File: run.sh
#!/bin/bash
# the make line also repeats each setting of config.mk as NAME=value (left out here)
make -C /OpenROAD-flow-scripts/flow DESIGN_CONFIG=/design/flow/config.mk WORK_HOME=/design/flow/orfs CLKGATE_MAP_FILE= finish
File: design.v
`timescale 1ns/10ps
module  CONV(
	input	wire				clk,
	input	wire				reset,
	output reg 				busy,	
	input	wire				ready,	
	output reg [11:0]	iaddr,
	input	wire [19:0] idata, 		 
	output reg	 			cwr,
	output reg [11:0]	caddr_wr,
	output reg [19:0]	cdata_wr,  
	output reg	 			crd,
	output reg [11:0]	caddr_rd, 
	input	wire [19:0]	cdata_rd,  
	output reg [2:0] 	csel	 
);
	localparam [19:0] KERNEL_0_0 = 20'h0A89E;
	localparam [19:0] KERNEL_0_1 = 20'h092D5;
	localparam [19:0] KERNEL_0_2 = 20'h06D43;
	localparam [19:0] KERNEL_0_3 = 20'h01004;
	localparam [19:0] KERNEL_0_4 = 20'hF8F71;
	localparam [19:0] KERNEL_0_5 = 20'hF6E54;
	localparam [19:0] KERNEL_0_6 = 20'hFA6D7;
	localparam [19:0] KERNEL_0_7 = 20'hFC834;
	localparam [19:0] KERNEL_0_8 = 20'hFAC19;
	localparam [19:0] KERNEL_1_0 = 20'hFDB55;
	localparam [19:0] KERNEL_1_1 = 20'h02992;
	localparam [19:0] KERNEL_1_2 = 20'hFC994;
	localparam [19:0] KERNEL_1_3 = 20'h050FD;
	localparam [19:0] KERNEL_1_4 = 20'h02F20;
	localparam [19:0] KERNEL_1_5 = 20'h0202D;
	localparam [19:0] KERNEL_1_6 = 20'h03BD7;
	localparam [19:0] KERNEL_1_7 = 20'hFD369;
	localparam [19:0] KERNEL_1_8 = 20'h05E68;
	parameter [19:0] BIAS_0 = 20'h01310;
	parameter [19:0] BIAS_1 = 20'hF7295;
	reg [20:0] 	ma;
	reg [19:0]	mb;
	reg  				me;
	wire [40:0] mo;
	wire 				mv;
	multi_div
	#(
	  .SIZE_A(21),
	  .SIZE_B(20),
	  .SIGNED(1),
	  .STEP_SIZE(1) 
	) multi_u1(
	  .clk(clk),.reset(reset),
	  .en(me),
	  .select(1'b0),
	  .a(ma),
	  .b(mb),
	  .P(mo),
	  .div_zero(),
	  .Valid(mv),
	  .Busy()
	);
	parameter LAYER_0 	= 0,
						LAYER_1_2 = 1,
						IDLE 			= 2;
	reg [1:0] 				state;
	reg 							IMG_S;
	reg [5:0] 				state_x,state_y;
	reg [3:0] 				state_step;
	reg [1:0] 				state_dx,state_dy;  
	reg signed [43:0] write_reg;
	always@(*)begin
		busy <= state==IDLE ? 0:1;
	end
	always @(posedge clk or posedge reset) begin
		if(reset)begin
			state <= IDLE;
			cwr <= 0;
			iaddr <= 0;
			csel <= 0;
			crd <= 0;
			caddr_rd <= 0;
			IMG_S <= 0;
			me<= 0;
			write_reg <= 0;
			state_step <= 0;
			{state_y,state_x} 	<= 0;
			{state_dx,state_dy} <= 0;
		end else begin
			case(state)
				LAYER_0:begin	
					case(state_step)
						0:begin
							if( $signed(state_x+state_dx-1) < 0 || $signed(state_x+state_dx-1) > 63 
								|| $signed(state_y+state_dy-1) < 0 || $signed(state_y+state_dy-1) > 63)begin
								iaddr <= 0;	
								state_step <= 3;
							end else begin
								iaddr[11:6] 	<= state_y + state_dy - 1;
								iaddr[5:0] 	<= state_x + state_dx - 1;
								state_step <= state_step + 1;
							end
						end
						1:begin
							me <= 1;
							ma <= idata;
							if(IMG_S==0)begin
								case({state_dy,state_dx})
									{2'd0,2'd0}: mb <= KERNEL_0_0;
									{2'd0,2'd1}: mb <= KERNEL_0_1;
									{2'd0,2'd2}: mb <= KERNEL_0_2;
									{2'd1,2'd0}: mb <= KERNEL_0_3;
									{2'd1,2'd1}: mb <= KERNEL_0_4;
									{2'd1,2'd2}: mb <= KERNEL_0_5;
									{2'd2,2'd0}: mb <= KERNEL_0_6;
									{2'd2,2'd1}: mb <= KERNEL_0_7;
									{2'd2,2'd2}: mb <= KERNEL_0_8;
									default mb <= 0;
								endcase
							end
							else begin
								case({state_dy,state_dx})
									{2'd0,2'd0}: mb <= KERNEL_1_0;
									{2'd0,2'd1}: mb <= KERNEL_1_1;
									{2'd0,2'd2}: mb <= KERNEL_1_2;
									{2'd1,2'd0}: mb <= KERNEL_1_3;
									{2'd1,2'd1}: mb <= KERNEL_1_4;
									{2'd1,2'd2}: mb <= KERNEL_1_5;
									{2'd2,2'd0}: mb <= KERNEL_1_6;
									{2'd2,2'd1}: mb <= KERNEL_1_7;
									{2'd2,2'd2}: mb <= KERNEL_1_8;
									default mb <= 0;
								endcase
							end
							state_step <= state_step + 1;
						end
						2:begin
							me <= 0;
							if(mv)begin  
								write_reg <= $signed(write_reg) + $signed(mo); 
								state_step <= state_step + 1;
							end
							else state_step <= state_step;
						end
						3:begin
							if(state_dy == 2 && state_dx == 2)begin
								{state_dx,state_dy} <= 0;
								state_step <= state_step + 1;
								if(IMG_S) write_reg <= $signed(write_reg) + ($signed(BIAS_1)<<16);
								else write_reg <= $signed(write_reg) + ($signed(BIAS_0)<<16);
							end else if(state_dx == 2)begin
								state_dx <= 0;
								state_dy <= state_dy + 1;
								state_step <= 0;
							end else begin
								state_dx <= state_dx + 1;
								state_step <= 0;
							end
						end
						4:begin
								cwr <= 1;
								csel <= IMG_S ? 2:1;
								state_step <= state_step + 1;
								caddr_wr <= {state_y,state_x};
								cdata_wr <= (write_reg < 0) ? 0 :  ((write_reg>>16)+write_reg[15]) ;  
						end
						5:begin
							cwr <= 0;
							if(state_y == 63 && state_x == 63)begin
								if(IMG_S)begin
									state <= LAYER_1_2;
									IMG_S <= 0;
								end else begin
									IMG_S <= 1;
								end 	
								state_x <= 0;
								state_y <= 0;
							end 
							else if(state_x == 63)begin
								state_x <= 0;
								state_y <= state_y + 1; 
							end 
							else begin
								state_x <= state_x + 1;
							end
							state_dx <= 0;
							state_dy <= 0;
							state_step <= 0;
							write_reg <= 0;
						end
					endcase
				end 
				LAYER_1_2:begin
					case(state_step)
						0:begin
							csel <= IMG_S ? 2 : 1;
							cwr <= 0;
							crd <= 1;
							caddr_rd[11-:5] <= state_y; 
							caddr_rd[5-:5]  <= state_x; 
							caddr_rd[6] <= 0;
							caddr_rd[0] <= 0;
							state_step <= state_step + 1;
						end
						1:begin
							caddr_rd[6] <= 0;
							caddr_rd[0] <= 1;
							write_reg <= 	cdata_rd;			
							state_step <= state_step + 1;
						end
						2:begin
							caddr_rd[6] <= 1;
							caddr_rd[0] <= 0;
							write_reg <= (write_reg > cdata_rd) ? write_reg : cdata_rd;			
							state_step <= state_step + 1;
						end
						3:begin
							caddr_rd[6] <= 1;
							caddr_rd[0] <= 1;
							write_reg <= (write_reg > cdata_rd) ? write_reg : cdata_rd;			
							state_step <= state_step + 1;
						end
						4:begin
							crd <= 0;
							cwr <= 1;
							csel <= IMG_S ? 4 : 3;
							caddr_wr <= {2'b00,state_y[4:0],state_x[4:0]};
							cdata_wr <= (write_reg > cdata_rd) ? write_reg : cdata_rd;			
							state_step <= state_step + 1;
						end
						5:begin
							csel <= 5;
							if(IMG_S) caddr_wr <= {1'b0,state_y[4:0],state_x[4:0],1'b1};
							else caddr_wr <= {1'b0,state_y[4:0],state_x[4:0],1'b0};
							state_step <= state_step + 1;
						end
						6:begin
							cwr <= 0;
							if(state_y==31 && state_x==31)begin
								if(IMG_S)begin
									state <= IDLE;
									IMG_S <= 0;
								end else begin
									IMG_S <= 1;
								end
								state_x <= 0;
								state_y <= 0;
							end
							else if(state_x == 31)begin
								state_y <= state_y + 1;
								state_x <= 0;
							end else begin
								state_x <= state_x + 1;
							end
							state_step <= 0;
						end
					endcase
				end
				IDLE:begin
					if(ready)begin
						state <= LAYER_0;
					end
					cwr <= 0;
					IMG_S <= 0;
					me <= 0;
					write_reg <= 0;
					state_step <= 0;
					{state_y,state_x} 	<= 0;
					{state_dx,state_dy} <= 0;
				end
			endcase
		end
	end
endmodule
module multi_div
#(
  parameter SIZE_A = 128,
  parameter SIZE_B = 64,
  parameter SIGNED = 0,
  parameter STEP_SIZE = 1 
)(
  input wire clk,reset,
  input wire en,
  input wire select,
  input wire [SIZE_A-1:0] a,
  input wire [SIZE_B-1:0] b,
  output reg [SIZE_A+SIZE_B-1:0] P,
  output reg div_zero,
  output reg Valid,
  output reg Busy
);
  parameter READ_IN       = 0,
            CALCULATE     = 1,
            PREPARE_DATA  = 2,
            DATA_OUT      = 3;
  reg [1:0] state;
  reg [9:0] state_counter;
  reg neg_signed;
  reg [SIZE_A-1:0] data_b;
  reg [SIZE_A+SIZE_B:0] r;   
  always@(*)begin
    Valid <= (state == DATA_OUT) ? 1'b1:1'b0;
    Busy  <= (state == CALCULATE || state == PREPARE_DATA) ? 1'b1:1'b0;
  end
  always@(posedge clk or posedge reset)begin
    if(reset)begin
      state <= READ_IN;
      state_counter <= 0;
    end else begin
      case(state)
        READ_IN   :begin
          if(en)begin
            if(select && b==0)begin
              state <= DATA_OUT;
              div_zero <= 1;
            end else begin
              state <= CALCULATE;
              div_zero <= 0;
            end 
            state_counter <= 0;
          end  
        end
        CALCULATE :begin
          if(state_counter == (SIZE_A/STEP_SIZE)-1)begin
            state <= PREPARE_DATA;
            state_counter <= 0;
          end
          else begin
            state_counter <= state_counter + 1;
          end
        end
        PREPARE_DATA:begin
          state <= DATA_OUT;
          state_counter <= 0;
        end
        DATA_OUT  :begin
          state <= READ_IN;
          state_counter <= 0;
        end
        default begin
          state <= READ_IN;
          state_counter <= 0;
        end
      endcase
    end
  end
  reg [SIZE_A-1:0] na;
  reg [SIZE_B-1:0] nb;
  reg in_select;
  integer i;
  always@(posedge clk or posedge reset)begin
    if(reset)begin
      r = 0;
      data_b = 0;
			P = 0;
      neg_signed = 0;
    end else begin
      case(state)
        READ_IN   :begin
          if(en)begin
            if(SIGNED)begin
              neg_signed = a[SIZE_A-1] ^ b[SIZE_B-1];
              na = a[SIZE_A-1] ? -a:a;
              nb = b[SIZE_B-1] ? -b:b;
            end
            else begin
              na = a;
              nb = b;
            end
            r = {na,1'b0,{SIZE_B{1'b0}}};
            data_b = nb;
            in_select = select;
          end  
        end
        CALCULATE :begin
          for(i=0;i<STEP_SIZE;i=i+1)begin 
          	r = r[SIZE_A+SIZE_B] ? ((r<<1)+data_b) : (r<<1);
          end
        end
        PREPARE_DATA:begin
          P = r[SIZE_A+SIZE_B-1:0];
          if(neg_signed)begin
            P = -P;
          end
        end
      endcase
    end
  end
endmodule
File: config.mk
export PLATFORM = sky130hd
export DESIGN_NAME = CONV
export DESIGN_NICKNAME = CONV
export VERILOG_FILES = /design/flow/design.v
export SDC_FILE = /design/flow/constraint.sdc
export NUM_CORES = 4
export LEC_CHECK = 0
export CAP_MARGIN = 20
export CELL_PAD_IN_SITES_GLOBAL_PLACEMENT = 0
export CORE_ASPECT_RATIO = 1.13
export CORE_MARGIN = 2
export CORE_UTILIZATION = 69
export GPL_TIMING_DRIVEN = 1
export MAX_ROUTING_LAYER = met4
export PLACE_DENSITY = 0.68
export SETUP_SLACK_MARGIN = 0.56
export SLEW_MARGIN = 10
export TNS_END_PERCENT = 30
File: constraint.sdc
create_clock -name core_clock -period 3.4 [get_ports {clk}]
set_input_delay 0.6800 -clock core_clock [delete_from_list [all_inputs] [get_ports {clk}]]
set_output_delay 0.6800 -clock core_clock [all_outputs]
set_load 0.01 [all_outputs]
==> results_dict.tcl, run 1 <==
# implementation run metrics
set metrics [dict create \
    yosysTopAreaCellShare 0.269 \
    worstHoldPathType "flop to flop" \
    fin_crit_ns 3.55 \
    chipArea_um2 30200 \
    via_per_inst 6.97 \
    total_power_w 0.0144 \
    worst_slack_ns -0.147 \
    crit_slowest_cell "clkdlybuf4s50_1" \
    peakVddDrop_mv 0.639 \
    regArea_um2 7490 \
    dp.cells 2818 \
    gr-total-overflow 0 \
    clk-power_w 0.00336 \
    seq_area_frac_synth 0.376 \
    rows 66 \
    root_buffer "clkbuf_16" \
    synth_warnings 2 \
    r2r_slack_ns -0.14 \
    gp_congestion 1.02 \
    synthDistinctLibCells 82 \
    r2r_start "write_reg[7]" \
    p_seq_frac 0.313 \
    cp_num_cells 15 \
    cp.buffers_inverters 6 \
    crit_type "input port to flop" \
    ys.flop_type "dfrtp_1" \
    cts_max_path_buffers 3 \
    comb-power_w 0.00652 \
    logic_family "AND-OR/OR-AND gates" \
    fin_skew_ns 0.0133 \
    worst_slew_pin_slew_ns 1.30 \
    ys_area_um2 19900 \
    powerDensity_nw_per_um2 579 \
    numCtsBuffers 30 \
    critPathRequiredTime_ns 3.87 \
    first_iter_violations 2740 \
    grt_pass1_vias 18800 \
    fp.dieH_um 184 \
    p_seq_w 0.00450 \
    hold_ws_ns 0.483 \
    drv_slew 0 \
    critical-path-max-stage-delay_ns 0.52 \
    grtUsageMet3 0.101 \
    tritoncts "yes" \
    fillCellCount 1459 \
    syn_area_per_cell_um2 8.65 \
    top_cell "nand2_1" \
    outcome "complete, but fails checks" \
    die_x_um 164 \
    via_count 20400 \
    clk_latency_ns 0.58 \
    power_leader "combinational logic" \
    path_common_cell "buf_4" \
    maxSlewHeadroom 0.135 \
    setup_viol 19 \
    core_um2 28600 \
    endpoint_kind "flop" \
    synth-simple-area-share 0.169 \
    ys_cells 2300 \
    synthXorXnorAreaFrac 0.0696 \
    post_drt_wl_per_cell_um 24.7 \
    p_sw_w 0.00600 \
    switching_share 0.417 \
    p_int_w 0.00839 \
    max_cap_viol_count 0 \
    min_path_cells 2 \
    startpoint_type "input port" \
    htree_levels 1 \
    portBuffers 104 \
    warnings 53 \
    leakage_nw 10.9 \
    syn-cell-area_um2 19900 \
    area_growth_pct 24.9 \
    initial_utilization 0.696 \
    violations "setup timing" \
    grt_util_met2 0.698 \
    synthCells 2300 \
    synth_flops 285 \
    period_used_share 1.04 \
    logic_area_um2 12700 \
    rsz0062_at_grt "yes" \
    cts_sinks 285 \
    clock.fmax_ghz 0.282 \
    setup.worst_path.start "cdata_rd[11]" \
    stdcell_count 2922 \
    final_nets 2691 \
    ys_sh_aoi 0.227 \
    grt_use_met1 0.528 \
    busiest_layer "met2" \
    dp_hpwl_um 43600 \
    reg2reg_to "write_reg[5]" \
    pre_cts_ws_ns -0.452 \
    finalHoldViolCount 0 \
    drtPass1Iterations 6 \
    critPathCapture "write_reg[5]" \
    synthMuxAreaShare 0.0313 \
    netlist_top_cells_count "nand2_1, o21ai_0, dfrtp_1" \
    floorplan.io_pins 105 \
    post-route-util 0.869 \
    drtAntennaViolNets 0 \
    arrival_ns 4.02 \
    path_cells "clkdlybuf4s50_1 > inv_1 > ha_4 > nand4_1 > buf_4 > nor3_4 > a21oi_4 > a311oi_4 > buf_6 > buf_4 > nor2b_2 > nor2_4 > buf_12 > a22oi_1 > o21ai_1" \
    crit_family "buffers and inverters" \
    fp_nets 2473 \
    grt_usage 0.439 \
    route.detailed.drc 0 \
    pwr-share-comb 0.453 \
    hold_start "multi_u1.data_b[0]" \
    p_clk_frac 0.234 \
    drt_wl_total_um 72200 \
    edf_count 69 \
    hold_path_end "multi_u1.data_b[0]" \
    path_clk_slew_ns 0.06 \
    async_reset_ff_frac 0.758 \
    yosys-top-cells-area "dfrtp_1, edfxtp_1, ha_1, o21ai_0, a21oi_1" \
    adder_share 0.0833 \
    antenna_found_initial 5 \
    yosys.area.top_type "dfrtp_1" \
    r2r_cells 14 \
    grt_pass1_wl_um 101000 \
    cp_max_fo 8 \
    grt_max_degree 193 \
]
==> timing repair <==
item | in CTS | in global routing
gates cloned | 0 | 1
buffers inserted | 29 | 12
resized | 113 | 183
pin swaps | 68 | 88
endpoints found under the setup margin | 112 | 132
hold buffers | 0 | 0
==> metal layers <==
layer	up-vias	wire, um
met1	9556	24800
met4	0	5730
li1	8771	-
met5	-	0
met2	1527	33200
met3	513	8560
==> area by class of cell <==
class,instances,area share
clock inverter,17,0.00559
sequential,285,0.302
timing repair buffer,323,0.114
inverter,93,0.0148
antenna,6,0.000604
clock buffer,39,0.0340
tap,374,0.0188
multi-input combinational,1785,0.511
==> metrics by stage <==
step,instance area [um2],setup TNS (ns)
3_5_place_dp,22300,-16.25
3_3_place_gp,22300,-10.91
4_1_cts,24000,0
2_1_floorplan,19900,-140.94
6_report,24800,-0.952
5_1_grt,24800,-1.52
==> run 2, diff against run 1 <==
- CELL_PAD_IN_SITES_GLOBAL_PLACEMENT: 0 -> default
- CORE_ASPECT_RATIO: 1.13 -> default
- CORE_UTILIZATION: 69 -> 31
- CTS_CLUSTER_DIAMETER: default -> 40
- GPL_TIMING_DRIVEN: 1 -> default
- MAX_ROUTING_LAYER: met4 -> default
- MIN_ROUTING_LAYER: default -> met1
- PLACE_DENSITY: 0.68 -> 0.94
- SETUP_SLACK_MARGIN: 0.56 -> 1.65
- SLEW_MARGIN: 10 -> 20
- TNS_END_PERCENT: 30 -> 85
- clock period: 3.4 -> 9.5 ns (I/O delays scaled with it)
==> run 2 against run 1 <==
  * The run now finishes clean
  * Clock skew up 0.012 ns
  * Largest power group unchanged
  * Critical path type unchanged
  * Count of clock-buffer cells in the layout up 7
  * Sequential share of layout area up 2.6 points
  * Combinational power down 73%
  * Die size up 120%
  * Synthesized cell count unchanged
  * Non-clock buffer count down 204
  * Flip-flop count unchanged
  * Core utilization down 51 points
  * Register-to-register slack better by 5.6 ns
==> results_dict.tcl, run 2 <==
# implementation run metrics
set metrics [dict create \
    outcome "timing/DRC/antenna clean" \
    seq_area_frac_synth 0.376 \
    arrival_ns 5.44 \
    root_buffer "clkbuf_16" \
    critPathRequiredTime_ns 9.91 \
    cp.buffers_inverters 3 \
    grt_max_degree 169 \
    yosys-top-cells-area "dfrtp_1, edfxtp_1, ha_1, o21ai_0, a21oi_1" \
    first_iter_violations 2088 \
    rows 92 \
    final_nets 2492 \
    grt_usage 0.166 \
    min_path_cells 2 \
    r2r_slack_ns 5.42 \
    maxSlewHeadroom 0.274 \
    edf_count 69 \
    warnings 47 \
    path_clk_slew_ns 0.06 \
    fin_crit_ns 5.03 \
    setup_viol 0 \
    n_antenna_cell 0 \
    floorplan.io_pins 105 \
    synth-simple-area-share 0.169 \
    top_cell "nand2_1" \
    clk_latency_ns 0.55 \
    clk-power_w 0.00137 \
    fp_nets 2473 \
    leakage_nw 9.75 \
    worst_slew_pin_slew_ns 1.09 \
    synthMuxAreaShare 0.0313 \
    p_seq_frac 0.352 \
    setup.worst_path.start "cdata_rd[13]" \
    via_count 18000 \
    fillCellCount 6211 \
    period_used_share 0.529 \
    synth_warnings 2 \
    grt_pass1_vias 16800 \
    design_area_um2 22800 \
    ys_area_um2 19900 \
    ys.flop_type "dfrtp_1" \
    ys_sh_aoi 0.227 \
    route.detailed.drc 0 \
    logic_family "AND-OR/OR-AND gates" \
    post_drt_wl_per_cell_um 17.8 \
    ys_cells 2300 \
    antenna_found_initial 7 \
    r2r_cells 13 \
    gr-total-overflow 0 \
    busiest_layer "met2" \
    htree_levels 2 \
    core_um2 63300 \
    switching_share 0.400 \
    p_clk_frac 0.283 \
    grt_pass1_wl_um 90700 \
    async_reset_ff_frac 0.758 \
    path_cells "clkdlybuf4s50_1 > inv_1 > ha_1 > a21oi_1 > o21ai_0 > a2111oi_0 > a21oi_1 > a311oi_4 > buf_4 > o21a_1 > o21ai_0 > a22oi_1 > nand3_1" \
    syn-cell-area_um2 19900 \
    peakVddDrop_mv 0.155 \
    drv_slew 0 \
    numCtsBuffers 35 \
    synthXorXnorAreaFrac 0.0696 \
    cts_sinks 285 \
    p_int_w 0.00290 \
    place_area_um2 21600 \
    clock.fmax_ghz 0.199 \
    fp.dieH_um 257 \
    comb-power_w 0.00176 \
    cts_max_path_buffers 3 \
    crit_slowest_cell "a2111oi_0" \
    synthDistinctLibCells 82 \
    pwr-share-comb 0.365 \
    synth_flops 285 \
    synthCells 2300 \
    cp_max_fo 24 \
    dp_hpwl_um 41600 \
    die_x_um 257 \
    netlist_top_cells_count "nand2_1, o21ai_0, dfrtp_1" \
    tritoncts "yes" \
    worstHoldPathType "flop to flop" \
    max_cap_viol_count 0 \
    fin_skew_ns 0.0256 \
    hold_path_end "iaddr[6]" \
    postCtsHoldBufs 0 \
    yosys.area.top_type "dfrtp_1" \
    yosysTopAreaCellShare 0.269 \
    drtPass1Iterations 6 \
    gp_congestion 0.934 \
    startpoint_type "input port" \
    fin_setup_tns_ns 0 \
    hold_start "iaddr[6]" \
    endpoint_kind "flop" \
    r2r_start "state_dy[1]" \
    chipArea_um2 66200 \
    critical-path-max-stage-delay_ns 0.62 \
    drt_wl_total_um 56700 \
    syn_area_per_cell_um2 8.65 \
    critPathCapture "write_reg[42]" \
    cp_num_cells 13 \
    rsz0062_at_grt "no" \
    crit_type "input port to flop" \
    area_growth_pct 14.7 \
    grtUsageMet3 0.0402 \
    adder_share 0.0833 \
    power_leader "combinational logic" \
    hold_ws_ns 0.491 \
    crit_family "AND-OR/OR-AND gates" \
    p_sw_w 0.00193 \
    p_seq_w 0.00170 \
    powerDensity_nw_per_um2 212 \
    reg2reg_to "state_step[0]" \
    cts.repair.resized 0 \
    drtAntennaViolNets 0 \
    via_per_inst 5.63 \
    finalHoldViolCount 0 \
    grt_util_met2 0.258 \
    portBuffers 104 \
    post_cts_buffers 0 \
    grt_use_met1 0.230 \
    initial_utilization 0.314 \
]
run 2: routing by layer:
layer	share of wire	wire [um]
met1	0.42	24000
met2	0.44	24800
met4	0.027	1510
met3	0.11	6340
met5	0.0016	88
run 2: layout make-up:
class	count	area, um2	share of cell area
Tap cell	846	1060	0.0464
Clock buffer	46	998	0.0438
Inverter	93	353	0.0155
Timing Repair Buffer	119	1170	0.0511
Clock inverter	18	183	0.00801
Sequential cell	285	7480	0.328
Multi-Input combinational cell	1785	11600	0.507
run 2: stage by stage:
| stage | total power, W | instances | setup WS (ns) | util |
|---|---|---|---|---|
| 5_1_grt | 0.00508 | 3192 | 4.16 | 0.360 |
| 6_report | 0.00483 | 3192 | 4.47 | 0.360 |
| 4_1_cts | 0.00478 | 3192 | 4.56 | 0.360 |
| 2_1_floorplan | 0.00290 | 2300 | 2.76 | - |
| 3_3_place_gp | 0.00335 | 3128 | 4.27 | 0.341 |
| 3_5_place_dp | 0.00340 | 3128 | 4.21 | 0.341 |
==> run 3, diff against run 2 <==
- ABC_AREA: default -> 0
- CORE_UTILIZATION: 31 -> 72
- CTS_CLUSTER_DIAMETER: 40 -> 28
- CTS_CLUSTER_SIZE: default -> 38
- HOLD_SLACK_MARGIN: default -> -0.09
- MAX_ROUTING_LAYER: default -> met4
- MIN_ROUTING_LAYER: met1 -> default
- PLACE_DENSITY: 0.94 -> default
- SETUP_SLACK_MARGIN: 1.65 -> 0.95
- TNS_END_PERCENT: 85 -> default
- clock period: 9.5 -> 3.5 ns (I/O delays scaled with it)
==> run 3 against run 2 <==
  * The flow now stops in clock tree synthesis (4_1_cts)
  * Area after synthesis unchanged
  * Die size down 56%
  * Synthesized cell count unchanged
==> results_dict.tcl, run 3 <==
# metrics dict for downstream scripts
set metrics [dict create \
    synth_warnings 2 \
    async_reset_ff_frac 0.758 \
    synthDistinctLibCells 82 \
    die_x_um 170 \
    synthMuxAreaShare 0.0313 \
    core_um2 27000 \
    syn_area_per_cell_um2 8.65 \
    top_cell "nand2_1" \
    fp_nets 2473 \
    ys_cells 2300 \
    adder_share 0.0833 \
    fp.dieH_um 170 \
    rows 60 \
    yosysTopAreaCellShare 0.269 \
    logic_family "AND-OR/OR-AND gates" \
    seq_area_frac_synth 0.376 \
    ys_sh_aoi 0.227 \
    lastStage "clock tree synthesis (4_1_cts)" \
    initial_utilization 0.736 \
    edf_count 69 \
    yosys.area.top_type "dfrtp_1" \
    chipArea_um2 29000 \
    dp_hpwl_um 43300 \
    error "[ERROR DPL-0033] detailed placement checks failed during check placement." \
    synth_flops 285 \
    synthCells 2300 \
    ys.flop_type "dfrtp_1" \
    synth-simple-area-share 0.169 \
    netlist_top_cells_count "nand2_1, o21ai_0, dfrtp_1" \
    portBuffers 104 \
    syn-cell-area_um2 19900 \
    gp_congestion 0.976 \
    ys_area_um2 19900 \
    yosys-top-cells-area "dfrtp_1, edfxtp_1, ha_1, o21ai_0, a21oi_1" \
    outcome "stopped before the end" \
    synthXorXnorAreaFrac 0.0696 \
    floorplan.io_pins 105 \
]
run 3: metrics by stage:
step,cells,setup WS [ns],setup TNS (ns),instance area [um2],hold WS [ns]
after detailed placement,2703,-0.0892,-0.243,22000,0.466
after global placement,2703,-0.0814,-0.117,22000,0.465
after floorplan,2300,-1.72,-118.30,20400,0.352
==> run 4, diff against run 3 <==
- ABC_AREA: 0 -> default
- CORE_UTILIZATION: 72 -> 40
- CTS_CLUSTER_DIAMETER: 28 -> default
- CTS_CLUSTER_SIZE: 38 -> default
- HOLD_SLACK_MARGIN: -0.09 -> -0.01
- MAX_ROUTING_LAYER: met4 -> default
- SETUP_SLACK_MARGIN: 0.95 -> default
- SLEW_MARGIN: 20 -> 15
- clock period: 3.5 -> 10.0 ns (I/O delays scaled with it)
==> run 4 against run 3 <==
  * Now clean on timing, DRC and antenna
  * Area after synthesis unchanged
  * Die size rose by 78%
  * Synthesized cell count unchanged
==> results_dict.tcl, run 4 <==
# implementation run metrics
set metrics [dict create \
    endpoint_kind "flop" \
    via_per_inst 5.72 \
    fillCellCount 4775 \
    rows 81 \
    ys.flop_type "dfrtp_1" \
    antenna_found_initial 0 \
    p_clk_frac 0.291 \
    grt_pass1_wl_um 92100 \
    ys_area_um2 19900 \
    period_used_share 0.567 \
    top_cell "nand2_1" \
    dp_hpwl_um 42700 \
    peakVddDrop_mv 0.157 \
    grt_usage 0.225 \
    clk_latency_ns 0.56 \
    first_iter_violations 1600 \
    clk-power_w 0.00135 \
    worstHoldPathType "flop to flop" \
    tritoncts "yes" \
    final_nets 2498 \
    p_int_w 0.00281 \
    synth-simple-area-share 0.169 \
    rsz0062_at_grt "no" \
    chipArea_um2 51500 \
    route.detailed.drc 0 \
    max_cap_viol_count 0 \
    cts_sinks 285 \
    crit_type "input port to flop" \
    synthXorXnorAreaFrac 0.0696 \
    die_x_um 227 \
    outcome "timing/DRC/antenna clean" \
    comb-power_w 0.00167 \
    grtUsageMet3 0.0329 \
    cp.buffers_inverters 3 \
    r2r_slack_ns 5.73 \
    gr-total-overflow 0 \
    warnings 45 \
    n_antenna_cell 0 \
    place_area_um2 21400 \
    root_buffer "clkbuf_16" \
    ys_cells 2300 \
    crit_family "AND-OR/OR-AND gates" \
    synthMuxAreaShare 0.0313 \
    fp.dieH_um 227 \
    core_um2 49100 \
    arrival_ns 6.14 \
    startpoint_type "input port" \
    switching_share 0.392 \
    yosysTopAreaCellShare 0.269 \
    critPathRequiredTime_ns 10.47 \
    async_reset_ff_frac 0.758 \
    via_count 17300 \
    grt_use_met1 0.306 \
    drtAntennaViolNets 0 \
    power_leader "combinational logic" \
    seq_area_frac_synth 0.376 \
    logic_family "AND-OR/OR-AND gates" \
    cts.repair.resized 0 \
    drt_wl_total_um 56900 \
    critPathCapture "write_reg[5]" \
    floorplan.io_pins 105 \
    numCtsBuffers 37 \
    grt_max_degree 95 \
    synthCells 2300 \
    worst_slack_ns 4.33 \
    setup.worst_path.start "cdata_rd[17]" \
    dp.cells 2949 \
    adder_share 0.0833 \
    hold_path_end "iaddr[3]" \
    syn-cell-area_um2 19900 \
    crit_slowest_cell "a311oi_4" \
    fin_setup_tns_ns 0 \
    drtPass1Iterations 5 \
    fp_nets 2473 \
    pre_cts_ws_ns 3.84 \
    yosys.area.top_type "dfrtp_1" \
    path_cells "clkdlybuf4s50_1 > inv_1 > ha_1 > a211oi_1 > nor2_1 > a2111oi_0 > a21oi_1 > a311oi_4 > buf_4 > nor2b_1 > nor2_2 > a22oi_1 > o21ai_0" \
    min_path_cells 2 \
    reg2reg_to "write_reg[5]" \
    htree_levels 2 \
    gp_congestion 0.940 \
    ys_sh_aoi 0.227 \
    busiest_layer "met2" \
    cp_num_cells 13 \
    post_drt_wl_per_cell_um 18.9 \
    critical-path-max-stage-delay_ns 0.77 \
    syn_area_per_cell_um2 8.65 \
    area_growth_pct 13.9 \
    cts_max_path_buffers 3 \
    pwr-share-comb 0.361 \
    worst_slew_pin_slew_ns 1.01 \
    finalHoldViolCount 0 \
    powerDensity_nw_per_um2 204 \
    stdcell_count 3016 \
    maxSlewHeadroom 0.321 \
    path_clk_slew_ns 0.06 \
    yosys-top-cells-area "dfrtp_1, edfxtp_1, ha_1, o21ai_0, a21oi_1" \
    netlist_top_cells_count "nand2_1, o21ai_0, dfrtp_1" \
    postCtsHoldBufs 0 \
    edf_count 69 \
    initial_utilization 0.406 \
    p_sw_w 0.00181 \
    drv_slew 0 \
    setup_viol 0 \
    p_seq_w 0.00161 \
    grt_pass1_vias 16800 \
    p_seq_frac 0.349 \
    r2r_cells 11 \
    leakage_nw 9.81 \
    design_area_um2 22700 \
    fin_skew_ns 0.0249 \
    clock.fmax_ghz 0.177 \
    grt_util_met2 0.366 \
    r2r_start "write_reg[17]" \
    fin_crit_ns 5.67 \
    synth_flops 285 \
    post_cts_buffers 0 \
    synthDistinctLibCells 82 \
    synth_warnings 2 \
    portBuffers 104 \
    cp_max_fo 16 \
    hold_start "iaddr[3]" \
]
run 4: per-stage QoR:
| step | power (W) | util | hold slack (ns) |
|---|---|---|---|
| floorplan | 0.00275 | - | 0.352 |
| global placement | 0.00324 | 0.436 | 0.468 |
| detailed placement | 0.00326 | 0.437 | 0.470 |
| CTS | 0.00463 | 0.462 | 0.486 |
| global route | 0.00491 | 0.462 | 0.516 |
| finish | 0.00463 | 0.462 | 0.482 |
run 4: area by class of cell:
class / instances / area (um2) / share of cell area
Multi-Input combinational cell: 1785 / 11600 / 0.511
Sequential cell: 285 / 7480 / 0.330
Timing Repair Buffer: 123 / 1190 / 0.0527
Clock buffer: 55 / 1120 / 0.0492
Tap cell: 664 / 831 / 0.0367
Inverter: 93 / 357 / 0.0157
Clock inverter: 11 / 106 / 0.00469
run 4: routing by layer:
| layer | up-vias | wire length, um |
|---|---|---|
| met5 | - | 0 |
| met4 | 0 | 1740 |
| met3 | 100 | 3060 |
| met2 | 500 | 26100 |
| met1 | 8250 | 26000 |
| li1 | 8410 | - |
==> run 5, diff against run 4 <==
- GPL_TIMING_DRIVEN: default -> 0
- HOLD_SLACK_MARGIN: -0.01 -> default
- MIN_ROUTING_LAYER: default -> met1
- SETUP_SLACK_MARGIN: default -> 1.87
- SLEW_MARGIN: 15 -> 25
- TNS_END_PERCENT: default -> 50
==> run 5 against run 4 <==
  * Sequential power shrank 5%
  * Still clean
  * Non-clock buffer count rose by 127
  * Clock power is 3% lower
  * Critical path depth fell by 1
  * First-iteration DRC count fell by 8.4%
  * Power is 2.2% higher
  * Via count rose by 3.2%
  * Core utilization is 0.99 points higher
  * Hold slack worse by 0.11 ns
  * Clock skew shrank 0.0063 ns
  * Maximum frequency is 1.8% higher
==> results_dict.tcl, run 5 <==
# implementation run metrics
set metrics [dict create \
    cp.buffers_inverters 4 \
    ys.flop_type "dfrtp_1" \
    drtPass1Iterations 6 \
    floorplan.io_pins 105 \
    cp_max_fo 10 \
    synthDistinctLibCells 82 \
    critPathRequiredTime_ns 10.28 \
    numCtsBuffers 36 \
    cts_sinks 285 \
    portBuffers 104 \
    synthMuxAreaShare 0.0313 \
    postCtsHoldBufs 0 \
    clock.fmax_ghz 0.180 \
    crit_slowest_cell "a311oi_2" \
    fin_setup_tns_ns 0 \
    cts.repair.resized 0 \
    post_cts_buffers 0 \
    maxSlewHeadroom 0.339 \
    critPathCapture "cdata_wr[10]" \
    place_area_um2 22000 \
    synthCells 2300 \
    worst_slew_pin_slew_ns 0.988 \
    fillCellCount 4805 \
    tritoncts "yes" \
    startpoint_type "input port" \
    path_common_cell "buf_2" \
    top_cell "nand2_1" \
    peakVddDrop_mv 0.134 \
    cp_num_cells 12 \
    design_area_um2 23100 \
    cts_max_path_buffers 3 \
    p_clk_frac 0.278 \
    ys_cells 2300 \
    setup.worst_path.start "cdata_rd[17]" \
    first_iter_violations 1466 \
    drtAntennaViolNets 0 \
    yosys-top-cells-area "dfrtp_1, edfxtp_1, ha_1, o21ai_0, a21oi_1" \
    clk-power_w 0.00131 \
    path_cells "clkdlybuf4s50_1 > inv_1 > ha_1 > a211oi_1 > nor2_1 > a2111oi_0 > a21oi_1 > a311oi_2 > buf_2 > buf_2 > mux2i_1 > o22ai_1" \
    gp_congestion 0.942 \
    setup_viol 0 \
    yosys.area.top_type "dfrtp_1" \
    synth_warnings 2 \
    ys_sh_aoi 0.227 \
    fin_crit_ns 5.56 \
    netlist_top_cells_count "nand2_1, o21ai_0, dfrtp_1" \
    hold_path_end "multi_u1.state[3]" \
    yosysTopAreaCellShare 0.269 \
    p_seq_w 0.00153 \
    syn_area_per_cell_um2 8.65 \
    grtUsageMet3 0.0346 \
    drv_slew 0 \
    n_antenna_cell 0 \
    period_used_share 0.556 \
    comb-power_w 0.00188 \
    r2r_slack_ns 5.47 \
    root_buffer "clkbuf_16" \
    area_growth_pct 16.4 \
    via_per_inst 5.67 \
    grt_max_degree 30 \
    core_um2 49100 \
    antenna_found_initial 1 \
    logic_family "AND-OR/OR-AND gates" \
    die_x_um 227 \
    arrival_ns 5.84 \
    rsz0062_at_grt "no" \
    syn-cell-area_um2 19900 \
    p_sw_w 0.00191 \
    fin_skew_ns 0.0186 \
    dp_hpwl_um 48400 \
    power_leader "combinational logic" \
    final_nets 2624 \
    grt_pass1_wl_um 97000 \
    reg2reg_to "write_reg[41]" \
    drt_wl_total_um 61700 \
    seq_area_frac_synth 0.376 \
    max_cap_viol_count 0 \
    edf_count 69 \
    switching_share 0.404 \
    r2r_cells 12 \
    synth_flops 285 \
    critical-path-max-stage-delay_ns 0.71 \
    pwr-share-comb 0.398 \
    p_int_w 0.00282 \
    htree_levels 2 \
    synth-simple-area-share 0.169 \
    async_reset_ff_frac 0.758 \
    grt_use_met1 0.320 \
    p_seq_frac 0.324 \
    fp_nets 2473 \
    crit_family "AND-OR/OR-AND gates" \
    worstHoldPathType "flop to flop" \
    grt_usage 0.241 \
    post_drt_wl_per_cell_um 19.6 \
    busiest_layer "met2" \
    chipArea_um2 51500 \
    powerDensity_nw_per_um2 204 \
    adder_share 0.0833 \
    outcome "timing/DRC/antenna clean" \
    grt_pass1_vias 17600 \
    rows 81 \
    gr-total-overflow 0 \
    crit_type "input port to flop" \
    route.detailed.drc 0 \
    initial_utilization 0.406 \
    finalHoldViolCount 0 \
    r2r_start "state_dx[0]" \
    clk_latency_ns 0.55 \
    hold_start "multi_u1.state[1]" \
    ys_area_um2 19900 \
    fp.dieH_um 227 \
    min_path_cells 0 \
    via_count 17800 \
    leakage_nw 9.96 \
    warnings 45 \
    synthXorXnorAreaFrac 0.0696 \
    grt_util_met2 0.399 \
    endpoint_kind "flop" \
    path_clk_slew_ns 0.06 \
]
## run 5: routing by layer
metal  up-vias  share of wire
met5         -        0.00021
met4         2          0.036
met3       128          0.057
met2       534           0.46
met1      8483           0.45
li1       8667              -
## run 5: layout make-up
type | instances | area [um2] | area share
Clock inverter | 14 | 153 | 0.00659
Clock buffer | 52 | 1020 | 0.0442
Inverter | 93 | 353 | 0.0152
Tap cell | 664 | 831 | 0.0359
Timing Repair Buffer | 113 | 1240 | 0.0534
Sequential cell | 285 | 7480 | 0.323
Buffer | 137 | 526 | 0.0227
Multi-Input combinational cell | 1785 | 11500 | 0.499
## run 5: metrics by stage
step	hold WS, ns	utilization	total power [W]	worst slack [ns]	instances
2_1_floorplan	0.352	-	0.00275	3.16	2300
3_3_place_gp	0.356	0.444	0.00336	0.590	3068
3_5_place_dp	0.357	0.448	0.00339	3.87	3077
4_1_cts	0.370	0.472	0.00472	4.47	3143
5_1_grt	0.386	0.472	0.00499	4.29	3143
6_report	0.371	0.472	0.00473	4.44	3143
==> run 6, diff against run 5 <==
- ABC_AREA: default -> 1
- CORE_MARGIN: 2 -> 4
- GPL_ROUTABILITY_DRIVEN: default -> 0
- MAX_ROUTING_LAYER: default -> met4
- SLEW_MARGIN: 25 -> 10
==> run 6 against run 5 <==
  * Still clean on timing, DRC and antenna
  * Critical path depth did not move
  * Flip-flop count did not move
  * Area after synthesis rose by 17%
  * Synthesized cell count rose by 56%
  * Wire length rose by 34%
  * Sequential share of layout area fell by 4.1 points
  * Count of clock-buffer cells in the layout rose by 3
  * First-iteration DRC count rose by 75%
  * Die size rose by 20%
  * Clock power barely moved
  * Critical path type unchanged
  * Largest cell class unchanged
==> results_dict.tcl, run 6 <==
# implementation run metrics
set metrics [dict create \
    outcome "timing/DRC/antenna clean" \
    gr-total-overflow 0 \
    max_cap_viol_count 0 \
    drtAntennaViolNets 0 \
    r2r_slack_ns 6.33 \
    fin_skew_ns 0.0183 \
    chipArea_um2 62000 \
    portBuffers 104 \
    cts_max_path_buffers 3 \
    yosysTopAreaCellShare 0.230 \
    post_cts_buffers 0 \
    critPathCapture "cdata_wr[6]" \
    clk-power_w 0.00128 \
    via_count 24200 \
    path_common_cell "nand3_1" \
    syn_area_per_cell_um2 6.47 \
    async_reset_ff_frac 0.758 \
    cp_num_cells 12 \
    setup_viol 0 \
    tritoncts "yes" \
    post_drt_wl_per_cell_um 18.2 \
    yosys-top-cells-area "dfrtp_1, nand2_1, edfxtp_1, inv_1, nand3_1" \
    clock.fmax_ghz 0.231 \
    powerDensity_nw_per_um2 204 \
    warnings 45 \
    top_cell "nand2_1" \
    period_used_share 0.434 \
    worst_slew_pin_slew_ns 0.946 \
    p_clk_frac 0.235 \
    antenna_found_initial 0 \
    leakage_nw 13.1 \
    crit_slowest_cell "clkdlybuf4s50_1" \
    cts_sinks 285 \
    p_seq_w 0.00161 \
    hold_path_end "caddr_rd[5]" \
    synthXorXnorAreaFrac 0.0268 \
    crit_family "simple AND/OR/NAND/NOR gates" \
    drt_wl_total_um 82400 \
    netlist_top_cells_count "nand2_1, inv_1, nor2_1" \
    reg2reg_to "iaddr[0]" \
    yosys.area.top_type "dfrtp_1" \
    endpoint_kind "flop" \
    syn-cell-area_um2 23200 \
    synthMuxAreaShare 0.00194 \
    postCtsHoldBufs 0 \
    ys_cells 3592 \
    finalHoldViolCount 0 \
    hold_start "caddr_rd[5]" \
    route.detailed.drc 0 \
    ys_area_um2 23200 \
    die_x_um 249 \
    crit_type "input port to flop" \
    comb-power_w 0.00254 \
    power_leader "combinational logic" \
    arrival_ns 4.74 \
    grt_pass1_vias 22200 \
    ys.flop_type "dfrtp_1" \
    fin_crit_ns 4.34 \
    adder_share 0.0713 \
    via_per_inst 5.35 \
    p_int_w 0.00300 \
    r2r_cells 15 \
    setup.worst_path.start "cdata_rd[13]" \
    seq_area_frac_synth 0.322 \
    fillCellCount 6033 \
    fp_nets 3765 \
    synthDistinctLibCells 58 \
    grt_max_degree 38 \
    cp_max_fo 10 \
    startpoint_type "input port" \
    clk_latency_ns 0.56 \
    htree_levels 2 \
    regArea_um2 7480 \
    synth-simple-area-share 0.368 \
    core_um2 57600 \
    min_path_cells 2 \
    dp_hpwl_um 66000 \
    rsz0062_at_grt "no" \
    worst_slack_ns 5.66 \
    first_iter_violations 2569 \
    synthCells 3592 \
    rows 88 \
    root_buffer "clkbuf_16" \
    critPathRequiredTime_ns 10.41 \
    p_seq_frac 0.296 \
    pwr-share-comb 0.468 \
    logic_family "simple AND/OR/NAND/NOR gates" \
    pre_cts_ws_ns 5.05 \
    cts.repair.resized 0 \
    area_growth_pct 14.3 \
    cp.buffers_inverters 3 \
    maxSlewHeadroom 0.364 \
    final_nets 3918 \
    fp.dieH_um 249 \
    edf_count 69 \
    p_sw_w 0.00243 \
    worstHoldPathType "flop to flop" \
    drv_slew 0 \
    grt_usage 0.263 \
    numCtsBuffers 36 \
    ys_sh_aoi 0.114 \
    r2r_start "state_dy[1]" \
    path_clk_slew_ns 0.06 \
    synth_flops 285 \
    floorplan.io_pins 105 \
    drtPass1Iterations 8 \
    synth_warnings 2 \
    switching_share 0.448 \
    path_cells "clkdlybuf4s50_1 > inv_1 > ha_1 > nand2_1 > nor2_1 > nand2_1 > nor3_1 > nand3_1 > clkbuf_1 > nand3_1 > nand3_1 > o21ai_0" \
    peakVddDrop_mv 0.186 \
    grt_pass1_wl_um 126000 \
    fin_setup_tns_ns 0 \
    initial_utilization 0.404 \
    logic_area_um2 13500 \
    critical-path-max-stage-delay_ns 0.53 \
]
## run 6: layout make-up
cell class              instances  area share
clock inverters                 8     0.00287
plain buffers                 103      0.0173
inverters                     478      0.0677
flip-flops and latches        285       0.282
diodes                          1   0.0000942
repair buffers                115      0.0460
multi-input cells            2726       0.509
clock buffers                  55      0.0393
well taps                     765      0.0360
## run 6: per-stage QoR
| step | hold WS [ns] | cell area [um2] | util | cells | total power (W) |
|---|---|---|---|---|---|
| floorplan | 0.415 | 23200 | - | 3592 | 0.00333 |
| global placement | 0.472 | 25200 | 0.438 | 4461 | 0.00411 |
| detailed placement | 0.475 | 25400 | 0.442 | 4472 | 0.00414 |
| CTS | 0.487 | 26600 | 0.461 | 4535 | 0.00544 |
| global route | 0.518 | 26600 | 0.461 | 4535 | 0.00581 |
| finish | 0.484 | 26600 | 0.461 | 4536 | 0.00543 |
## run 6: per-layer routing
layer,track usage,up-vias,wire (um)
li1,-,12000,-
met1,0.361,11200,37000
met2,0.398,961,35900
met3,0.0499,146,6980
met4,0.0778,0,2580
met5,-,-,0
==> run 7, diff against run 6 <==
- ABC_AREA: 1 -> default
- CORE_MARGIN: 4 -> 2
- GPL_ROUTABILITY_DRIVEN: 0 -> default
- GPL_TIMING_DRIVEN: 0 -> default
- HOLD_SLACK_MARGIN: default -> -0.08
- MIN_ROUTING_LAYER: met1 -> default
- PLACE_DENSITY_LB_ADDON: default -> 0.3
- SETUP_SLACK_MARGIN: 1.87 -> default
- SLEW_MARGIN: 10 -> 20
- TNS_END_PERCENT: 50 -> default
- clock period: 10.0 -> 4.51 ns (I/O delays scaled with it)
==> run 7 against run 6 <==
  * Still clean
  * Final cell count shrank 33%
  * Count of clock-buffer cells in the layout down 8
  * Clock power rose by 120%
  * Synthesized cell count is 36% lower
  * Critical endpoint is now write_reg[38]
  * Highest routed layer unchanged
==> results_dict.tcl, run 7 <==
# implementation run metrics
set metrics [dict create \
    outcome "timing/DRC/antenna clean" \
    total_power_w 0.0102 \
    yosysTopAreaCellShare 0.269 \
    initial_utilization 0.406 \
    worstHoldPathType "flop to flop" \
    hold_start "iaddr[4]" \
    core_um2 49100 \
    logic_family "AND-OR/OR-AND gates" \
    portBuffers 104 \
    period_used_share 0.843 \
    drtPass1Iterations 6 \
    drtAntennaViolNets 0 \
    clk_latency_ns 0.55 \
    critPathCapture "write_reg[38]" \
    p_seq_w 0.00354 \
    post_cts_buffers 0 \
    syn_area_per_cell_um2 8.65 \
    r2r_start "write_reg[11]" \
    max_cap_viol_count 0 \
    root_buffer "clkbuf_16" \
    hold_ws_ns 0.479 \
    grt_max_degree 161 \
    synthCells 2300 \
    grt_usage 0.238 \
    worst_slew_pin_slew_ns 0.893 \
    post_drt_wl_per_cell_um 19.5 \
    p_seq_frac 0.346 \
    warnings 48 \
    ys_area_um2 19900 \
    fp_nets 2473 \
    rows 81 \
    cp_max_fo 6 \
    cp.buffers_inverters 0 \
    edf_count 69 \
    crit_family "AND-OR/OR-AND gates" \
    reg2reg_to "write_reg[38]" \
    synth_flops 285 \
    gp_congestion 0.939 \
    crit_type "flop to flop" \
    synthXorXnorAreaFrac 0.0696 \
    setup_viol 0 \
    p_int_w 0.00618 \
    first_iter_violations 1689 \
    final_nets 2511 \
    top_cell "nand2_1" \
    clock.fmax_ghz 0.263 \
    area_growth_pct 14.2 \
    grt_pass1_vias 16900 \
    crit_slowest_cell "o31ai_1" \
    maxSlewHeadroom 0.389 \
    chipArea_um2 51500 \
    ys.flop_type "dfrtp_1" \
    cts_max_path_buffers 3 \
    route.detailed.drc 0 \
    worst_slack_ns 0.707 \
    drt_wl_total_um 59000 \
    netlist_top_cells_count "nand2_1, o21ai_0, dfrtp_1" \
    syn-cell-area_um2 19900 \
    via_count 17300 \
    p_clk_frac 0.281 \
    peakVddDrop_mv 0.354 \
    path_clk_slew_ns 0.07 \
    via_per_inst 5.71 \
    die_x_um 227 \
    pwr-share-comb 0.373 \
    arrival_ns 4.21 \
    leakage_nw 9.84 \
    critical-path-max-stage-delay_ns 0.55 \
    antenna_found_initial 3 \
    cp_num_cells 10 \
    yosys.area.top_type "dfrtp_1" \
    r2r_cells 10 \
    gr-total-overflow 0 \
    clk-power_w 0.00287 \
    postCtsHoldBufs 0 \
    floorplan.io_pins 105 \
    drv_slew 0 \
    cts.repair.resized 0 \
    ys_sh_aoi 0.227 \
    htree_levels 2 \
    dp_hpwl_um 44500 \
    switching_share 0.396 \
    cts_sinks 285 \
    fin_crit_ns 3.80 \
    finalHoldViolCount 0 \
    min_path_cells 2 \
    synth_warnings 2 \
    endpoint_kind "flop" \
    yosys-top-cells-area "dfrtp_1, edfxtp_1, ha_1, o21ai_0, a21oi_1" \
    async_reset_ff_frac 0.758 \
    synthDistinctLibCells 82 \
    tritoncts "yes" \
    p_sw_w 0.00405 \
    power_leader "combinational logic" \
    seq_area_frac_synth 0.376 \
    setup.worst_path.start "write_reg[11]" \
    comb-power_w 0.00382 \
    synth-simple-area-share 0.169 \
    path_cells "ha_1 > and2_1 > nand4_1 > o31ai_1 > o31ai_1 > a211o_1 > a211oi_1 > o221ai_1 > xnor2_1 > a211o_1" \
    rsz0062_at_grt "no" \
    synthMuxAreaShare 0.0313 \
    startpoint_type "flop" \
    fin_skew_ns 0.0335 \
    powerDensity_nw_per_um2 450 \
    adder_share 0.0833 \
    grt_pass1_wl_um 93700 \
    pre_cts_ws_ns 0.411 \
    fp.dieH_um 227 \
    ys_cells 2300 \
    numCtsBuffers 36 \
    critPathRequiredTime_ns 4.92 \
    hold_path_end "iaddr[4]" \
    r2r_slack_ns 0.71 \
]
-- run 7: routing by layer --
| layer | vias up | GRT usage | wire, um |
|---|---|---|---|
| met1 | 8212 | 0.310 | 26300 |
| met5 | - | - | 0 |
| met3 | 110 | 0.0359 | 3590 |
| li1 | 8428 | - | - |
| met4 | 0 | 0.0831 | 2020 |
| met2 | 539 | 0.379 | 27100 |
-- run 7: cell type report --
class | instances | area (um2)
clock buffers | 47 | 985
flip-flops and latches | 285 | 7480
clock inverters | 18 | 184
fillers | 4749 | 26300
multi-input cells | 1785 | 11600
inverters | 93 | 353
repair buffers | 137 | 1300
well taps | 664 | 831
diodes | 1 | 2.50
-- run 7: metrics by stage --
step / area (um2) / utilization / instances / TNS [ns]
after floorplan: 19900 / - / 2300 / -57.66
after global placement: 21500 / 0.439 / 2964 / 0
after detailed placement: 21500 / 0.439 / 2964 / 0
after CTS: 22700 / 0.463 / 3029 / 0
after global routing: 22700 / 0.463 / 3030 / 0
final: 22700 / 0.463 / 3030 / 0
==> run 8, diff against run 7 <==
- CELL_PAD_IN_SITES_GLOBAL_PLACEMENT: default -> 1
- CORE_ASPECT_RATIO: default -> 1.13
- CORE_UTILIZATION: 40 -> 42
- GPL_TIMING_DRIVEN: default -> 1
- HOLD_SLACK_MARGIN: -0.08 -> default
- PLACE_DENSITY_LB_ADDON: 0.3 -> 0.21
- SETUP_SLACK_MARGIN: default -> 1.25
- SLEW_MARGIN: 20 -> 10
- TNS_END_PERCENT: default -> 30
- clock period: 4.51 -> 4.61 ns (I/O delays scaled with it)
==> run 8 against run 7 <==
  * First-iteration DRC count decreased by 35%
  * Final area increased by 0.59%
  * Clock skew decreased by 0.0077 ns
  * Hold slack improved by 0.0056 ns
  * Final cell count decreased by 1.8%
  * Global-route usage increased by 1.3 points
  * Non-clock buffer count increased by 13
  * Highest routed layer unchanged
  * Combinational power about the same
  * Sequential share of layout area decreased by 0.17 points
  * Critical path depth increased by 2
==> results_dict.tcl, run 8 <==
# implementation run metrics
set metrics [dict create \
    synthXorXnorAreaFrac 0.0696 \
    post_drt_wl_per_cell_um 20.2 \
    fin_crit_ns 3.33 \
    p_clk_frac 0.262 \
    synthMuxAreaShare 0.0313 \
    startpoint_type "input port" \
    fp_nets 2473 \
    root_buffer "clkbuf_16" \
    crit_family "AND-OR/OR-AND gates" \
    pwr-share-comb 0.384 \
    logic_family "AND-OR/OR-AND gates" \
    fin_setup_tns_ns 0 \
    initial_utilization 0.426 \
    p_seq_w 0.00350 \
    adder_share 0.0833 \
    yosys-top-cells-area "dfrtp_1, edfxtp_1, ha_1, o21ai_0, a21oi_1" \
    post-route-util 0.490 \
    leakage_nw 9.97 \
    logic_area_um2 11800 \
    clk-power_w 0.00258 \
    grt_pass1_vias 16700 \
    tritoncts "yes" \
    critPathCapture "write_reg[7]" \
    arrival_ns 3.73 \
    powerDensity_nw_per_um2 432 \
    setup.worst_path.start "cdata_rd[14]" \
    drtAntennaViolNets 0 \
    final_nets 2522 \
    worstHoldPathType "flop to flop" \
    cp_max_fo 4 \
    grt_max_degree 83 \
    rsz0062_at_grt "yes" \
    min_path_cells 2 \
    comb-power_w 0.00379 \
    crit_type "input port to flop" \
    p_int_w 0.00591 \
    area_growth_pct 14.9 \
    r2r_start "write_reg[18]" \
    n_antenna_cell 0 \
    drv_slew 0 \
    synth-simple-area-share 0.169 \
    fin_skew_ns 0.0258 \
    netlist_top_cells_count "nand2_1, o21ai_0, dfrtp_1" \
    postCtsHoldBufs 0 \
    switching_share 0.401 \
    rows 84 \
    power_leader "combinational logic" \
    p_sw_w 0.00396 \
    hold_path_end "iaddr[10]" \
    clk_latency_ns 0.54 \
    critPathRequiredTime_ns 5.01 \
    synthDistinctLibCells 82 \
    syn-cell-area_um2 19900 \
    htree_levels 2 \
    portBuffers 104 \
    ys_area_um2 19900 \
    via_count 17300 \
    finalHoldViolCount 0 \
    grt_pass1_wl_um 95100 \
    top_cell "nand2_1" \
    dp_hpwl_um 45500 \
    worst_slew_pin_slew_ns 0.952 \
    via_per_inst 5.81 \
    clock.fmax_ghz 0.300 \
    warnings 48 \
    synth_flops 285 \
    setup_viol 0 \
    r2r_slack_ns 1.29 \
    synth_warnings 2 \
    hold_start "iaddr[10]" \
    core_um2 46700 \
    seq_area_frac_synth 0.376 \
    max_cap_viol_count 0 \
    ys.flop_type "dfrtp_1" \
    syn_area_per_cell_um2 8.65 \
    gp_congestion 0.911 \
    fp.dieH_um 235 \
    crit_slowest_cell "clkdlybuf4s50_1" \
    async_reset_ff_frac 0.758 \
    endpoint_kind "flop" \
    regArea_um2 7490 \
    maxSlewHeadroom 0.365 \
    edf_count 69 \
    cp_num_cells 12 \
    path_cells "clkdlybuf4s50_1 > inv_1 > ha_1 > nand2_1 > o21ai_0 > a2111oi_2 > a21oi_1 > a311oi_4 > buf_6 > mux2_2 > a222oi_1 > o21ai_0" \
    path_common_cell "o21ai_0" \
    yosys.area.top_type "dfrtp_1" \
    ys_cells 2300 \
    yosysTopAreaCellShare 0.269 \
    total_power_w 0.00987 \
    cp.buffers_inverters 3 \
    r2r_cells 10 \
    grt_usage 0.251 \
    peakVddDrop_mv 0.287 \
    numCtsBuffers 34 \
    path_clk_slew_ns 0.06 \
    critical-path-max-stage-delay_ns 0.56 \
    reg2reg_to "write_reg[43]" \
    pre_cts_ws_ns 0.316 \
    p_seq_frac 0.355 \
    drt_wl_total_um 60200 \
    antenna_found_initial 0 \
    die_x_um 209 \
    ys_sh_aoi 0.227 \
    first_iter_violations 1105 \
    worst_slack_ns 1.28 \
    period_used_share 0.722 \
    outcome "timing/DRC/antenna clean" \
    synthCells 2300 \
    cts_max_path_buffers 3 \
    fillCellCount 4514 \
    gr-total-overflow 0 \
    drtPass1Iterations 5 \
    cts_sinks 285 \
    floorplan.io_pins 105 \
    chipArea_um2 49100 \
    route.detailed.drc 0 \
]
-- run 8: metrics by stage --
step           hold slack [ns]  cell area [um2]  instances
2_1_floorplan            0.352            19900       2300
4_1_cts                  0.489            22600       2967
3_5_place_dp             0.472            21500       2904
3_3_place_gp             0.466            21500       2904
6_report                 0.485            22900       2975
5_1_grt                  0.508            22900       2975
-- run 8: routing by layer --
metal	routed length (um)	global-route usage
met1	26900	0.322
met5	0	-
met2	29100	0.413
met3	2310	0.0275
met4	1840	0.0829
-- run 8: layout make-up --
cell class | count | share of cell area
clock buffer | 54 | 0.0446
clock inverter | 6 | 0.00170
inverter | 93 | 0.0156
multi-input combinational | 1785 | 0.515
sequential | 285 | 0.328
tap | 602 | 0.0330
timing repair buffer | 150 | 0.0627
-- run 8: timing repair --
action                                  in CTS  in global routing
buffers inserted                             3                  7
resized                                     22                 46
pin swaps                                    4                  7
endpoints found under the setup margin      55                 92
hold endpoints to repair                     0                  0
==> run 9, diff against run 8 <==
- CELL_PAD_IN_SITES_GLOBAL_PLACEMENT: 1 -> default
- CORE_ASPECT_RATIO: 1.13 -> default
- CORE_UTILIZATION: 42 -> 70
- CTS_CLUSTER_SIZE: default -> 25
- GPL_TIMING_DRIVEN: 1 -> default
- PLACE_DENSITY_LB_ADDON: 0.21 -> default
- SETUP_SLACK_MARGIN: 1.25 -> 0.99
- SLEW_MARGIN: 10 -> 20
- TNS_END_PERCENT: 30 -> default
- clock period: 4.61 -> 3.33 ns (I/O delays scaled with it)
==> run 9 against run 8 <==
  * The run now fails in global routing (5_1_grt)
  * Area after synthesis unchanged
  * Die size shrank 39%
  * Synthesized cell count unchanged
==> results_dict.tcl, run 9 <==
# metrics dict for downstream scripts
set metrics [dict create \
    edf_count 69 \
    numCtsBuffers 34 \
    core_um2 27900 \
    yosys-top-cells-area "dfrtp_1, edfxtp_1, ha_1, o21ai_0, a21oi_1" \
    ys_sh_aoi 0.227 \
    gp_congestion 0.984 \
    lastStage "global routing (5_1_grt)" \
    dp_hpwl_um 44100 \
    die_x_um 173 \
    error "[ERROR GRT-0232] Routing congestion too high. Check the congestion heatmap in the GUI." \
    yosys.area.top_type "dfrtp_1" \
    fp_nets 2473 \
    ys.flop_type "dfrtp_1" \
    syn-cell-area_um2 19900 \
    chipArea_um2 29800 \
    synthMuxAreaShare 0.0313 \
    fp.dieH_um 173 \
    synthCells 2300 \
    netlist_top_cells_count "nand2_1, o21ai_0, dfrtp_1" \
    synth_warnings 2 \
    logic_family "AND-OR/OR-AND gates" \
    cts_max_path_buffers 3 \
    cts_sinks 285 \
    grt_usage 0.930 \
    portBuffers 104 \
    place_area_um2 22400 \
    postCtsHoldBufs 0 \
    synthDistinctLibCells 82 \
    synth_flops 285 \
    floorplan.io_pins 105 \
    top_cell "nand2_1" \
    ys_cells 2300 \
    outcome "stopped before the end" \
    adder_share 0.0833 \
    initial_utilization 0.714 \
    synthXorXnorAreaFrac 0.0696 \
    synth-simple-area-share 0.169 \
    async_reset_ff_frac 0.758 \
    seq_area_frac_synth 0.376 \
    htree_levels 2 \
    root_buffer "clkbuf_16" \
    syn_area_per_cell_um2 8.65 \
    yosysTopAreaCellShare 0.269 \
    ys_area_um2 19900 \
    gr-total-overflow 969 \
    rows 61 \
]
-- run 9: per-layer routing --
| layer | global-route usage | overflow |
|---|---|---|
| met1 | 0.898 | 27 |
| met2 | 1.08 | 651 |
| met3 | 0.738 | 34 |
| met4 | 0.999 | 257 |
| met5 | - | - |
-- run 9: what timing repair did --
| action | in CTS |
|---|---|
| endpoints found under the setup margin | 164 |
| cloned | 2 |
| setup buffers | 97 |
| pin swaps | 116 |
| gates resized | 246 |
-- run 9: stage by stage --
step	setup WS, ns	std cells
global placement	-0.174	2767
CTS	0.237	2927
detailed placement	-0.289	2767
floorplan	-1.86	2300
==> run 10, diff against run 9 <==
- CORE_UTILIZATION: 70 -> 72
- CTS_CLUSTER_DIAMETER: default -> 27
- CTS_CLUSTER_SIZE: 25 -> 35
- MAX_ROUTING_LAYER: met4 -> default
- SETUP_SLACK_MARGIN: 0.99 -> 0.24
- clock period: 3.33 -> 3.23 ns (I/O delays scaled with it)
==> run 10 against run 9 <==
  * The run again fails in global routing (5_1_grt)
  * Area after synthesis stayed put
  * Die size is 2.7% lower
  * Synthesized cell count stayed put
==> results_dict.tcl, run 10 <==
# metrics dict for downstream scripts
set metrics [dict create \
    adder_share 0.0833 \
    logic_family "AND-OR/OR-AND gates" \
    synthXorXnorAreaFrac 0.0696 \
    seq_area_frac_synth 0.376 \
    netlist_top_cells_count "nand2_1, o21ai_0, dfrtp_1" \
    synthDistinctLibCells 82 \
    rows 60 \
    core_um2 27000 \
    yosys-top-cells-area "dfrtp_1, edfxtp_1, ha_1, o21ai_0, a21oi_1" \
    yosysTopAreaCellShare 0.269 \
    outcome "stopped before the end" \
    syn_area_per_cell_um2 8.65 \
    portBuffers 104 \
    gr-total-overflow 87 \
    lastStage "global routing (5_1_grt)" \
    syn-cell-area_um2 19900 \
    ys_cells 2300 \
    root_buffer "clkbuf_16" \
    cts_sinks 285 \
    fp.dieH_um 170 \
    dp_hpwl_um 44700 \
    die_x_um 170 \
    fp_nets 2473 \
    gp_congestion 1.02 \
    floorplan.io_pins 105 \
    postCtsHoldBufs 0 \
    pre_cts_ws_ns -0.507 \
    place_area_um2 22400 \
    ys_sh_aoi 0.227 \
    ys.flop_type "dfrtp_1" \
    synth_flops 285 \
    ys_area_um2 19900 \
    chipArea_um2 29000 \
    initial_utilization 0.736 \
    grt_usage 0.793 \
    synthMuxAreaShare 0.0313 \
    synth-simple-area-share 0.169 \
    synth_warnings 2 \
    yosys.area.top_type "dfrtp_1" \
    numCtsBuffers 73 \
    edf_count 69 \
    htree_levels 3 \
    async_reset_ff_frac 0.758 \
    cts_max_path_buffers 3 \
    synthCells 2300 \
    error "[ERROR GRT-0116] Global routing finished with congestion. Check the congestion regions in the DRC Viewer." \
    top_cell "nand2_1" \
]
run 10: routing by layer:
| layer | GRT usage | overflow |
|---|---|---|
| met5 | 0.259 | 0 |
| met4 | 0.816 | 43 |
| met3 | 0.649 | 4 |
| met2 | 0.949 | 40 |
| met1 | 0.790 | 0 |
run 10: repair_timing:
item / in CTS
endpoints found under the setup margin: 105
setup buffers: 27
cloned: 1
pin swaps: 71
endpoints found under the hold margin: 0
gates resized: 144
run 10: per-stage QoR:
stage	utilization	instances
2_1_floorplan	-	2300
3_3_place_gp	0.829	2805
3_5_place_dp	0.829	2805
4_1_cts	0.957	2968
Power is estimated from default activity; no workload was simulated.
